## build 25
// ahb_slave
module ahb_slave (
    input  wire        HCLK,         
    input  wire        HRESETn,      
    input  wire [31:0] HADDR,        
    input  wire        HWRITE,       
    input  wire [2:0]  HSIZE,        
    input  wire [2:0]  HBURST,       
    input  wire [3:0]  HPROT,        
    input  wire [1:0]  HTRANS,       
    input  wire        HMASTLOCK,    
    input  wire        HSEL,         
    input  wire [31:0] HWDATA,       
    output wire [31:0] HRDATA,       
    output wire        HREADY,       
    output wire        HRESP,        
    input  wire [3:0]  HWSTRB,       
    output wire [31:0] tdr_o,        
    output wire [31:0] lcr_o,        
    output wire [31:0] ocr_o,        
    output wire [31:0] fcr_o,        
    output wire [31:0] ier_o,        
    output wire [31:0] hcr_o,        
    input  wire [31:0] rdr_i,        
    input  wire [31:0] lsr_i,        
    input  wire [31:0] iir_i         
);
Settings: LEC_CHECK=0, ABC_AREA=1, CAP_MARGIN=20, CORE_MARGIN=2, CORE_UTILIZATION=66, CTS_CLUSTER_DIAMETER=364, CTS_CLUSTER_SIZE=98, PLACE_DENSITY=0.36, SLEW_MARGIN=20, TNS_END_PERCENT=15; clock period 2.79 ns.
run.sh (not shown) runs the stock make flow with config.mk's settings and CLKGATE_MAP_FILE=.
Build 25 terminated abnormally: 5_1_grt reported GRT-0116.
Here is what was changed in the inputs of build 72 compared with build 25.
Settings: TNS_END_PERCENT no longer set, was 15; ABC_AREA no longer set, was 1; PLACE_DENSITY no longer set, was 0.36; CTS_CLUSTER_SIZE no longer set, was 98; CORE_UTILIZATION now 51, was 66; CTS_CLUSTER_DIAMETER no longer set, was 364; the clock period (ns, I/O delays scaled along) now 3.03, was 2.79.
Results
Going from build 25 to build 72, the die area was enlarged.
Delta (build 72 minus build 25): setup slack at placement now smaller; simple-gate share of the synthesized area now smaller; register area share after synthesis now smaller; post-synthesis cell count now smaller.
In build 72 the implementation completed, yet the final layout does not meet the checks, the culprit being setup timing.
What build 8 does differently from build 72 at the input level:
Settings: an added ABC_AREA of 1; a change of CORE_UTILIZATION from 51 to 53; a change of the clock period (ns, I/O delays scaled along) from 3.03 to 2.81.
==> comparison <==
Summed area of non-filler cells in the final layout in build 8 is about 3.2% below build 72. The power number comes out lower for build 8 vs build 72. Final hold slack, build 72 and build 8, lower one = build 8. Highest layer used for signal routing: met5 -> build 8, met4 -> build 72. When build 8 is set beside build 72, its non-clock buffer count turns out to be 27 smaller. A slowest stage cell on the critical path of sky130_fd_sc_hd__or4_4 is what build 72 shows, while sky130_fd_sc_hd__dfrtp_2 belongs to build 8. Share of the clock period used by the worst path: build 8 < build 72. Relative to build 72, relative area change from synthesis to final layout increased by 2.5 points in build 8. Final checks on build 8, whose flow otherwise completed, came back failing, citing setup timing. Build 8 ends up with a minimum setup slack among reg-to-reg paths that is 0.03 ns higher than in build 72. Re buffer depth of the longest clock path: no difference whatsoever between build 8 and build 72. Number of distinct library cells after synthesis delta for build 8 relative to build 72: 44 lower. The lower number of antenna cells inserted of build 72 and build 8 is in build 72. Build 8 gives less clock network area share than build 72 did.
Here is what was changed in the inputs of build 31 compared with build 8.
Settings: PLACE_DENSITY newly set to 0.37; CORE_UTILIZATION changed from 53 to 68; the clock period (ns, I/O delays scaled along) changed from 2.81 to 3.32.
--- outcome ---
Among build 8 and build 31, the run that stopped before the end is build 31, and it is the only one. Build 31 never completed; the flow aborted with a tool error in 3_3_place_gp. Complete run, failing final checks: build 8, reason setup timing. Diff build 31..build 8 | number of I/O pins | unchanged. Build 31 against build 8: die boundary height lost about 11%, area of the die lost about 22%.

* * *

== before ==
Starting RTL as in the previous note.
make LEC_CHECK=0 ABC_AREA=1 CAP_MARGIN=20 CORE_ASPECT_RATIO=0.9 CORE_MARGIN=2 CORE_UTILIZATION=72 CTS_CLUSTER_DIAMETER=314 CTS_CLUSTER_SIZE=72 HOLD_SLACK_MARGIN=0.3 PLACE_DENSITY_LB_ADDON=0.27 SETUP_SLACK_MARGIN=0.32 SLEW_MARGIN=40 finish   # period 2.37 ns
before: aborted in 3_3_place_gp (tool error)
### before -> after
==> flow/config.mk <==
export PLATFORM = sky130hd
export DESIGN_NAME = ahb_slave
export DESIGN_NICKNAME = ahb_slave
export VERILOG_FILES = /design/flow/design.v
export SDC_FILE = /design/flow/constraint.sdc
export NUM_CORES = 4
export LEC_CHECK = 0
export CAP_MARGIN = 20
export CORE_MARGIN = 2
export CORE_UTILIZATION = 70
export CTS_CLUSTER_SIZE = 59
export SLEW_MARGIN = 20
==> flow/constraint.sdc <==
create_clock -name core_clock -period 3.11 [get_ports {HCLK}]
set_input_delay 0.6220 -clock core_clock [delete_from_list [all_inputs] [get_ports {HCLK}]]
set_output_delay 0.6220 -clock core_clock [all_outputs]
set_load 0.01 [all_outputs]
Taking before as the reference, in after number of unique standard cell types used by synthesis rose about 160%, synthesized chip area reported by yosys rose about 5%.
Taking before as the reference, in after overall die height rose by about 9%; die area rose by 7.8%.
Number of standard cells after synthesis | after below before
Multiplexer share of the synthesized area, after and before: lower on before
Relative to before, the cell area after synthesis measured on after has increased by a few percent.
Across after and before, no clean finish was achieved.
after: it failed during 3_5_place_dp, and the tool reported DPL-0038.

* * *

## build 19
Starting RTL as in the previous note.
==> flow/design.v (excerpt) <==
module ahb_slave (
    input  wire        HCLK,         
    input  wire        HRESETn,      
    input  wire [31:0] HADDR,        
    input  wire        HWRITE,       
    input  wire [2:0]  HSIZE,        
    input  wire [2:0]  HBURST,       
    input  wire [3:0]  HPROT,        
    input  wire [1:0]  HTRANS,       
    input  wire        HMASTLOCK,    
    input  wire        HSEL,         
    input  wire [31:0] HWDATA,       
    output wire [31:0] HRDATA,       
    output wire        HREADY,       
    output wire        HRESP,        
    input  wire [3:0]  HWSTRB,       
    output wire [31:0] tdr_o,        
    output wire [31:0] lcr_o,        
    output wire [31:0] ocr_o,        
    output wire [31:0] fcr_o,        
    output wire [31:0] ier_o,        
    output wire [31:0] hcr_o,        
    input  wire [31:0] rdr_i,        
    input  wire [31:0] lsr_i,        
    input  wire [31:0] iir_i         
);
Settings: LEC_CHECK=0, ABC_AREA=1, CAP_MARGIN=20, CELL_PAD_IN_SITES_DETAIL_PLACEMENT=2, CORE_MARGIN=9, CORE_UTILIZATION=40, GPL_TIMING_DRIVEN=0, MIN_ROUTING_LAYER=met2, SLEW_MARGIN=25, TNS_END_PERCENT=45; clock period 7.08 ns.
Build 19 is listed as incomplete: the tool reported an error in detailed placement (3_5_place_dp) and the run ended there.
## Diff of input files: build 21 against build 19
# build 19
export LEC_CHECK = 0
export ABC_AREA = 1
export CAP_MARGIN = 20
export CELL_PAD_IN_SITES_DETAIL_PLACEMENT = 2
export CORE_MARGIN = 9
export CORE_UTILIZATION = 40
export GPL_TIMING_DRIVEN = 0
export MIN_ROUTING_LAYER = met2
export SLEW_MARGIN = 25
export TNS_END_PERCENT = 45
create_clock -name core_clock -period 7.08 [get_ports {HCLK}]
# build 21
export LEC_CHECK = 0
export ABC_AREA = 1
export CAP_MARGIN = 20
export CORE_MARGIN = 2
export CORE_UTILIZATION = 72
export CTS_CLUSTER_SIZE = 53
export PLACE_DENSITY_LB_ADDON = 0.27
export SLEW_MARGIN = 10
create_clock -name core_clock -period 3.12 [get_ports {HCLK}]
Results
- Build 21 | ERROR | global placement (3_3_place_gp)
- Between build 21 and build 19, the difference in post-synthesis simple-gate area fraction is negligible.
- Comparing build 21 against build 19, there is no change at all in fraction of registers with async set or reset after synthesis.
- Comparing build 19 against build 21, there is no change at all in compound-gate portion of the synthesized area.
- Looking at die size, build 21 sits 19000 um2 lower than build 19 does.
The inputs of build 77 differ from those of build 21 as listed below.
# build 21
export LEC_CHECK = 0
export ABC_AREA = 1
export CAP_MARGIN = 20
export CORE_MARGIN = 2
export CORE_UTILIZATION = 72
export CTS_CLUSTER_SIZE = 53
export PLACE_DENSITY_LB_ADDON = 0.27
export SLEW_MARGIN = 10
create_clock -name core_clock -period 3.12 [get_ports {HCLK}]
# build 77
export LEC_CHECK = 0
export CAP_MARGIN = 20
export CORE_MARGIN = 2
export CORE_UTILIZATION = 72
export CTS_CLUSTER_DIAMETER = 347
export CTS_CLUSTER_SIZE = 93
export SLEW_MARGIN = 20
export TNS_END_PERCENT = 10
create_clock -name core_clock -period 3.48 [get_ports {HCLK}]
Findings:
- As the logs show, build 77 stopped at global placement (3_3_place_gp) after a tool error, so it never reached the end of the flow.
- From build 21 to build 77 the numbers moved as follows: starting utilization of the core area moved up, site row count higher, xor and xnor fraction of the mapped netlist area now sits at about the same level, netlist area before placement increased about 5%.
- Build 77 — yosys stat chip area 5.0% higher, build 21 as reference
- Number of library cell types mapped by synthesis: build 21 and build 77 compared, higher one is build 77
- The die of build 77 is larger than the one used in build 21.
Setup changes, build 77 to build 59
# build 77
export LEC_CHECK = 0
export CAP_MARGIN = 20
export CORE_MARGIN = 2
export CORE_UTILIZATION = 72
export CTS_CLUSTER_DIAMETER = 347
export CTS_CLUSTER_SIZE = 93
export SLEW_MARGIN = 20
export TNS_END_PERCENT = 10
create_clock -name core_clock -period 3.48 [get_ports {HCLK}]
# build 59
export LEC_CHECK = 0
export ABC_AREA = 1
export CAP_MARGIN = 20
export CORE_MARGIN = 2
export CORE_UTILIZATION = 52
export SLEW_MARGIN = 20
create_clock -name core_clock -period 3.71 [get_ports {HCLK}]
--- outcome ---
Against build 77, build 59 reports a area of the mapped netlist that is lower. Number of rows in the core area ended up 7 higher on build 59 than on build 77. Compared with build 77, build 59 shows a floorplan core area that is about 30% higher. No stage failed in build 59, and the final checks on the layout all came back clean. Compared with build 77, build 59 shows yosys synthesis chip area lower by 4.8%. Compared with build 77, build 59 degrades overall chip area. The run showing the greater mux cell area share after synthesis is build 77. In build 59 relative to build 77, unique cell type count in the Yosys netlist had gone down by more than half. Looking at build 59 and build 77, the fraction of synthesized cell area in xor and xnor cells is a wash. Cell count after synthesis: build 59 > build 77.

* * *

Setup of v11:
Starting RTL as in the previous note.
Settings: LEC_CHECK=0, ABC_AREA=1, CAP_MARGIN=20, CELL_PAD_IN_SITES_DETAIL_PLACEMENT=2, CELL_PAD_IN_SITES_GLOBAL_PLACEMENT=2, CORE_ASPECT_RATIO=0.71, CORE_MARGIN=9, CORE_UTILIZATION=40, CTS_CLUSTER_SIZE=28, GPL_TIMING_DRIVEN=0, HOLD_SLACK_MARGIN=0.21, MIN_ROUTING_LAYER=met2, SLEW_MARGIN=10, TNS_END_PERCENT=45; clock period 7.08 ns.
3_3_place_gp: v11 exited with error
--- input diff v11..v25 ---
- CORE_UTILIZATION: 40 -> 58
- SLEW_MARGIN: 10 -> 20
- CELL_PAD_IN_SITES_DETAIL_PLACEMENT: 2 -> unset
- MIN_ROUTING_LAYER: met2 -> unset
- CELL_PAD_IN_SITES_GLOBAL_PLACEMENT: 2 -> unset
- CORE_MARGIN: 9 -> 2
- ABC_AREA: 1 -> unset
- CORE_ASPECT_RATIO: 0.71 -> unset
- CTS_CLUSTER_SIZE: 28 -> unset
- TNS_END_PERCENT: 45 -> unset
- GPL_TIMING_DRIVEN: 0 -> unset
- HOLD_SLACK_MARGIN: 0.21 -> unset
- the clock period (ns, I/O delays scaled along): 7.08 -> 4.88
## What came out
- In summary, v25 completed successfully, with a layout that passed the timing, DRC and antenna checks.
- v25 against v11; synthesized area is up by a few percent.
- v25 against v11: fraction of the yosys area taken by sequential cells lost 2.3 points, and-or/or-and share of the synthesized area picked up an extra 12 points.
- Compared with v11, in v25 width of the chip now sits lower, post-synthesis simple-gate area fraction went down by 30 points.
- [v25] summed standard-cell area reported by yosys rose 5.0% relative to v11
- The floorplan die area of v25 falls short of that of v11 by 37%.
- Compared with v11, v25 shows initial core utilization higher by 18 points.
- A dominant non-sequential cell family after synthesis of multiplexers is what v25 shows, while simple AND/OR/NAND/NOR gates belongs to v11.
- In the reports for v11 and v25, the smaller synthesized cell count belongs to v25.
## Diff of input files: v28 against v25
- a change of CORE_UTILIZATION from 58 to 68
- an added CTS_CLUSTER_SIZE of 37
- a change of the clock period (ns, I/O delays scaled along) from 4.88 to 3.4
### Flow results
Across v25 and v28, a clean result was obtained everywhere but in v28. v28 did not run to completion, as it errored out during 4_1_cts. Between v28 and v25, it is v28 whose initial core utilization is higher, by 11 points. Compared with v25, v28 shows area of placed instances that has gone up by a few percent. Between v25 and v28, the difference in total I/O pin count is negligible. v28 vs v25: width of the die down by a little under 10%. v25 -> v28: die area decreased by more than 10%. Measured against each other, v25 and v28 differ in detailed placer's ending HPWL, the lower figure coming from v25. From v25 to v28 the numbers moved as follows: number of synthesized register bits shows no meaningful change, site row count shows a reduction of 5. Comparing v25 against v28, there is no change at all in net count after synthesis.
[inputs] v21 vs v28
- swapping 68 for 40 in CORE_UTILIZATION
- clearing CTS_CLUSTER_SIZE, which used to be 37
- swapping 3.4 for 4.88 in the clock period (ns, I/O delays scaled along)
==> results <==
- Instance area at placement for v21: 320 um^2 down relative to v28
- v21 and v28 ended up with nearly the same register bit total from synthesis.
- Site row count, v21 and v28, higher one = v21.
- Comparing the two runs side by side, v21 comes out behind v28 on die area.
- On number of instances in the placed design: between v21 and v28, it ends up higher for v21.
- Routability-driven placement congestion ratio, v21 and v28, higher one = v28.
- Looking at v21 and v28, the area fraction in and, or, nand and nor cells after synthesis is a wash.
- v21: done, clean on timing, DRC and antenna
- X dimension of the die up 30% in v21 wrt v28
- The lower starting utilization of the core area of v21 and v28 is in v21.
Inputs modified between v21 and v32:
- CTS_CLUSTER_SIZE: unset -> 15
- HOLD_SLACK_MARGIN: unset -> -0.06
- TNS_END_PERCENT: unset -> 5
- CORE_UTILIZATION: 40 -> 58
- the clock period (ns, I/O delays scaled along): 4.88 -> 3.4
==> results <==
To summarise v32: no stage aborted, but the layout did not pass its checks, failing on setup timing. From v21 to v32 the numbers moved as follows: number of nets with antenna violations after detailed routing ~0 delta; maximum single-stage delay on the critical path moved down. Compared with v21, v32 shows a lower total number of tap cells. For v32, the first element of the critical path was u_controller.addr[13]$_DFFE_PN0P_, unlike v21, where it was u_controller.addr[2]$_DFFE_PN0P_. The wire length of the first global-routing pass of v21 and that of v32 are within noise of each other. v32 against v21: setup slack lower, total wire length went down by 2100 um, design area increased by 240 um^2 relative to the old numbers. Number of buffer and inverter stages on the critical path ends up higher on v21. Core utilization of the finished layout for v32: 27 points up relative to v21.
No activity file was given, so power comes from the tool's default toggle rates.
